// Circle_Area_Calculator
module Circle_Area_Calculator(clk, rst, radius, area);
  input wire clk, rst;
  input wire [31:0] radius;
  output reg [31:0] area;
  wire [31:0] Square_radius, Result;
  parameter Pi = 32'b01000000010010010000111111010000;
  FloatMultiplier_rounding FM0(.Multiplicand(radius), .Multiplier(radius), .Result(Square_radius));
  FloatMultiplier_rounding FM1(.Multiplicand(Square_radius), .Multiplier(Pi), .Result(Result));
  always @(posedge clk) begin
	if(rst) begin
		area[31:0] <= 1'b0;
	end else begin
		area[31:0] <= Result[31:0];
	end
  end
endmodule
For scale: roughly 4300 cells after synthesis, about 31 flip-flops, ~66 I/O pins, ~32000 sq um of cells after synthesis.
make LEC_CHECK=0 CAP_MARGIN=20 CORE_ASPECT_RATIO=0.79 CORE_MARGIN=2 CORE_UTILIZATION=63 GPL_TIMING_DRIVEN=1 MIN_ROUTING_LAYER=met1 PLACE_DENSITY_LB_ADDON=0.08 SLEW_MARGIN=15 finish   # period 48.3 ns
run.sh (not shown) runs the stock make flow with config.mk's settings and CLKGATE_MAP_FILE=.
The starting point ran to the end with no violations.
Edit:
Settings changed: CORE_ASPECT_RATIO 0.79 to default, CORE_UTILIZATION 63 to 40, GPL_TIMING_DRIVEN 1 to default, MIN_ROUTING_LAYER met1 to default, PLACE_DENSITY_LB_ADDON 0.08 to default, SETUP_SLACK_MARGIN from default to 2.34, SLEW_MARGIN 15 to 20.
Clock period 48.3 ns to 29.0 ns, I/O delays scaled along.
Outcome:
- The new run went through all stages and came out clean
- wire length rises by 11%
- synthesized area stays the same
- setup slack loses 8.2 ns
- final cell count rises by 14%
- die area rises by 56%
- core utilization falls by 19 points

---

## JK
Starting RTL as in the previous note.
clock: 22.1 ns
lec_check: 0
abc_area: 1
cap_margin: 20
core_margin: 2
core_utilization: 72
cts_cluster_diameter: 353
cts_cluster_size: 79
max_routing_layer: met4
place_density_lb_addon: 0.01
slew_margin: 20
No final results exist for JK, since it was stopped by error DPL-0033 during 3_5_place_dp.
Input-level comparison between MS and JK:
--- a/flow/config.mk
+++ b/flow/config.mk
@@ -7,10 +7,7 @@
 export LEC_CHECK = 0
-export ABC_AREA = 1
 export CAP_MARGIN = 20
 export CORE_MARGIN = 2
-export CORE_UTILIZATION = 72
+export CORE_UTILIZATION = 67
 export CTS_CLUSTER_DIAMETER = 353
-export CTS_CLUSTER_SIZE = 79
 export MAX_ROUTING_LAYER = met4
-export PLACE_DENSITY_LB_ADDON = 0.01
 export SLEW_MARGIN = 20
==> flow/constraint.sdc <==
create_clock -name core_clock -period 27.6 [get_ports {clk}]
set_input_delay 5.5200 -clock core_clock [delete_from_list [all_inputs] [get_ports {clk}]]
set_output_delay 5.5200 -clock core_clock [all_outputs]
set_load 0.01 [all_outputs]
### Flow results
- Summary of MS over JK: die size saw an increase, post-synthesis cell count decreased 748, placer congestion estimate increased 8.0%, share of synthesized cell area in and, or, nand and nor gates fell 1.4 points, area figure in the yosys stat output has decreased.
- Relative to JK, the floorplan die height measured on MS has increased by a few percent.
- As of MS, post-synthesis average cell area had risen by more than 10% compared to JK.
- Area of the mapped netlist went down slightly going from JK to MS.
- The runs compared here, JK and MS, all ended either early or with open violations.
- STATUS run=MS STAGES=ALL_DONE FINAL_CHECKS=FAILED CAUSE=setup timing
- JK did not finish: a tool error stopped it during 3_5_place_dp.
Edits applied to the flow inputs when going from MS to AL:
--- a/flow/config.mk
+++ b/flow/config.mk
@@ -9,5 +9,3 @@
 export CORE_MARGIN = 2
-export CORE_UTILIZATION = 67
-export CTS_CLUSTER_DIAMETER = 353
-export MAX_ROUTING_LAYER = met4
+export CORE_UTILIZATION = 65
 export SLEW_MARGIN = 20
==> flow/constraint.sdc <==
create_clock -name core_clock -period 19.6 [get_ports {clk}]
set_input_delay 3.9200 -clock core_clock [delete_from_list [all_inputs] [get_ports {clk}]]
set_output_delay 3.9200 -clock core_clock [all_outputs]
set_load 0.01 [all_outputs]
- AL did not make it past 5_1_grt, where a tool error ended it.
- Lower initial core utilization goes to AL over MS.
- Routability congestion estimate down 9.2% in AL wrt MS
- [compare] base=MS new=AL: post-CTS setup-driven buffer insertion count saw an increase, count of instances resized after the clock tree is built increased 215, standard cell core area moved up, die height climbed 1.5%, die area saw an increase.
- Cell area reported after detailed placement, AL vs MS: up by more than 10%
- Placed cell count, MS and AL: smaller value in MS

---

Setup of amber:
Starting RTL as in the previous note.
make LEC_CHECK=0 ABC_AREA=1 CAP_MARGIN=20 CORE_MARGIN=2 CORE_UTILIZATION=68 CTS_CLUSTER_DIAMETER=345 MAX_ROUTING_LAYER=met4 SLEW_MARGIN=20 finish   # period 24.5 ns
amber never completed; the flow aborted with a tool error in global routing (5_1_grt).
## Diff of input files: yarrow against amber
Settings: CTS_CLUSTER_DIAMETER: 345 -> unset; CORE_UTILIZATION: 68 -> 40; ABC_AREA: 1 -> unset; MAX_ROUTING_LAYER: met4 -> unset; the clock period (ns, I/O delays scaled along): 24.5 -> 29.0.
Results
yarrow finished all stages; the layout is clean.
Xor/xnor cell area share of the yosys netlist for yarrow: 0.38 points up relative to amber
Average size of a mapped cell ends up higher on yarrow.
Diff amber -> yarrow: area of the core +69%; post-synth area from yosys stat -0.54%.
Changes observed in yarrow relative to amber: number of cells in Yosys stat saw a decrease, die footprint saw an increase, area after detailed placement saw a decrease, worst-case setup slack after placement saw an increase.
Inputs modified between yarrow and pepper:
Settings: swapping 40 for 59 in CORE_UTILIZATION.
Results
- Per the comparison of pepper with yarrow, number of rows created at floorplan -about 18%, average wire per standard cell rose by 7.8%, sum of routed wire segments on met1 shrank by 0.73%, area of the multi-input gates rose by 0.72%.
- pepper went all the way through the flow, and no timing, DRC or antenna check failed.
- pepper has setup slack below what yarrow had.
- Share of the cycle needed by the critical path after routing up 0.76 points in pepper wrt yarrow
- Looking at non-clock buffer count across pepper and yarrow, the one that comes out lower is pepper.
- From pepper to yarrow, synthesized area did not move at all.
- The wire length reported for pepper is smaller than that of yarrow by 360 um.
#### Input delta (xenon over pepper)
Settings: CORE_UTILIZATION now 40, was 59; the clock period (ns, I/O delays scaled along) now 30.0, was 29.0.
==> comparison <==
Row worst slack after detailed placement: xenon higher / pepper lower. NOTE cell area pepper->xenon decreased by a few percent. For the transition time of the tightest slew-check pin, xenon came in 0.14 ns lower than pepper did.

---

Starting RTL as in the previous note.
Settings: LEC_CHECK=0, ABC_AREA=1, CAP_MARGIN=20, CORE_ASPECT_RATIO=0.92, CORE_MARGIN=2, CORE_UTILIZATION=72, CTS_CLUSTER_DIAMETER=197, CTS_CLUSTER_SIZE=98, PLACE_DENSITY=0.39, SLEW_MARGIN=20, TNS_END_PERCENT=20; clock period 32.0 ns.
The baseline produced a clean layout.
Then changed:
Settings changed: ABC_AREA 1 to unset, CORE_ASPECT_RATIO 0.92 to unset, CORE_UTILIZATION 72 to 58, CTS_CLUSTER_DIAMETER 197 to unset, CTS_CLUSTER_SIZE 98 to unset, PLACE_DENSITY 0.39 to unset, TNS_END_PERCENT 20 to unset.
Clock period 32.0 ns to 19.7 ns, I/O delays scaled along.
Now the flow finished but failed the layout checks on negative setup slack.
Routed wire length came out higher by 57%.
Cell area goes up by 42%.
Die size increases by about 23%.
Flip-flop count stays the same.
Global-route usage went up by 4.2 points.
Utilization rose by 11 points.
Sequential share of layout area falls by 0.54 points.
Count of clock-buffer cells in the layout increases by 1.
Non-clock buffer count went up by 1676.
Then changed:
Settings changed: ABC_AREA set to 1, CORE_UTILIZATION 58 to 68, TNS_END_PERCENT set to 5.
Clock period 19.7 ns to 24.5 ns, I/O delays scaled along.
After rerunning: The new run never finished: it broke off in global routing (5_1_grt) (GRT-0232); die size decreases by 14%; area after synthesis grows by 0.54%; synthesized cell count increases by 17%.

---

Circle_Area_Calculator again, from the RTL that the note above started with.
make LEC_CHECK=0 ABC_AREA=0 CAP_MARGIN=30 CELL_PAD_IN_SITES_DETAIL_PLACEMENT=1 CELL_PAD_IN_SITES_GLOBAL_PLACEMENT=1 CORE_ASPECT_RATIO=0.79 CORE_MARGIN=2 CORE_UTILIZATION=27 CTS_CLUSTER_DIAMETER=74 CTS_CLUSTER_SIZE=14 GPL_TIMING_DRIVEN=0 HOLD_SLACK_MARGIN=0.07 MAX_ROUTING_LAYER=met5 MIN_ROUTING_LAYER=met2 PLACE_DENSITY_LB_ADDON=0.09 SETUP_SLACK_MARGIN=-0.45 SLEW_MARGIN=15 TNS_END_PERCENT=25 finish   # period 38.0 ns
The first run passed the timing, DRC and antenna checks.
Next try:
Settings changed: ABC_AREA 0 to unset, CAP_MARGIN 30 to 20, CELL_PAD_IN_SITES_DETAIL_PLACEMENT 1 to unset, CELL_PAD_IN_SITES_GLOBAL_PLACEMENT 1 to unset, CORE_ASPECT_RATIO 0.79 to unset, CORE_UTILIZATION 27 to 40, CTS_CLUSTER_DIAMETER 74 to unset, CTS_CLUSTER_SIZE 14 to unset, GPL_TIMING_DRIVEN 0 to unset, HOLD_SLACK_MARGIN 0.07 to unset, MAX_ROUTING_LAYER met5 to unset, MIN_ROUTING_LAYER met2 to unset, PLACE_DENSITY_LB_ADDON 0.09 to unset, SETUP_SLACK_MARGIN -0.45 to unset, SLEW_MARGIN 15 to 20, TNS_END_PERCENT 25 to unset.
Clock period 38.0 ns to 23.3 ns, I/O delays scaled along.
Result: The new run completed and failed the layout checks on setup timing. Wire length drops by about a fifth. Worst setup slack degrades by 4.5 ns. Sequential share of layout area drops by 0.44 points. Final area climbs by a quarter to a third. Global-route usage drops by 6.2 points. Utilization climbs by 29 points. Synthesized area is unchanged. Sequential cell count stays the same. First-iteration DRC count drops by well over a third.

---

## epsilon
Starting RTL as in the previous note.
==> flow/config.mk <==
export PLATFORM = sky130hd
export DESIGN_NAME = Circle_Area_Calculator
export DESIGN_NICKNAME = Circle_Area_Calculator
export VERILOG_FILES = /design/flow/design.v
export SDC_FILE = /design/flow/constraint.sdc
export NUM_CORES = 4
export LEC_CHECK = 0
export ABC_AREA = 0
export CAP_MARGIN = 30
export CORE_MARGIN = 2
export CORE_UTILIZATION = 27
export CTS_CLUSTER_SIZE = 82
export GPL_TIMING_DRIVEN = 1
export HOLD_SLACK_MARGIN = 0.07
export PLACE_DENSITY_LB_ADDON = 0.11
export SETUP_SLACK_MARGIN = -0.45
export SLEW_MARGIN = 20
==> flow/constraint.sdc <==
create_clock -name core_clock -period 19.1 [get_ports {clk}]
set_input_delay 3.8200 -clock core_clock [delete_from_list [all_inputs] [get_ports {clk}]]
set_output_delay 3.8200 -clock core_clock [all_outputs]
set_load 0.01 [all_outputs]
The final report for epsilon shows a completed flow and a layout that fails verification, specifically negative setup slack.
### epsilon -> beta
==> flow/config.mk <==
export PLATFORM = sky130hd
export DESIGN_NAME = Circle_Area_Calculator
export DESIGN_NICKNAME = Circle_Area_Calculator
export VERILOG_FILES = /design/flow/design.v
export SDC_FILE = /design/flow/constraint.sdc
export NUM_CORES = 4
export LEC_CHECK = 0
export ABC_AREA = 1
export CAP_MARGIN = 20
export CORE_MARGIN = 2
export CORE_UTILIZATION = 72
export SLEW_MARGIN = 20
==> flow/constraint.sdc <==
create_clock -name core_clock -period 17.2 [get_ports {clk}]
set_input_delay 3.4400 -clock core_clock [delete_from_list [all_inputs] [get_ports {clk}]]
set_output_delay 3.4400 -clock core_clock [all_outputs]
set_load 0.01 [all_outputs]
- beta never completed; the flow aborted with a tool error in detailed placement.
- Multiplexer share of the synthesized area was lower in the run labelled beta.
- Taking epsilon as the reference, in beta top-level I/O count now sits at about the same level, vertical die dimension has decreased, synthesized cell count rose by 748, synthesized area grew by about 0.54%.
- Between beta and epsilon, it is beta whose cell count in the Yosys report is higher, by 17%.
- Overall chip area: beta lower than epsilon
- Changes observed in beta relative to epsilon: post-synthesis xor/xnor area fraction went down by 0.38 points; yosys stat chip area picked up an extra about 0.54%; area fraction in and, or, nand and nor cells picked up an extra 1.4 points.
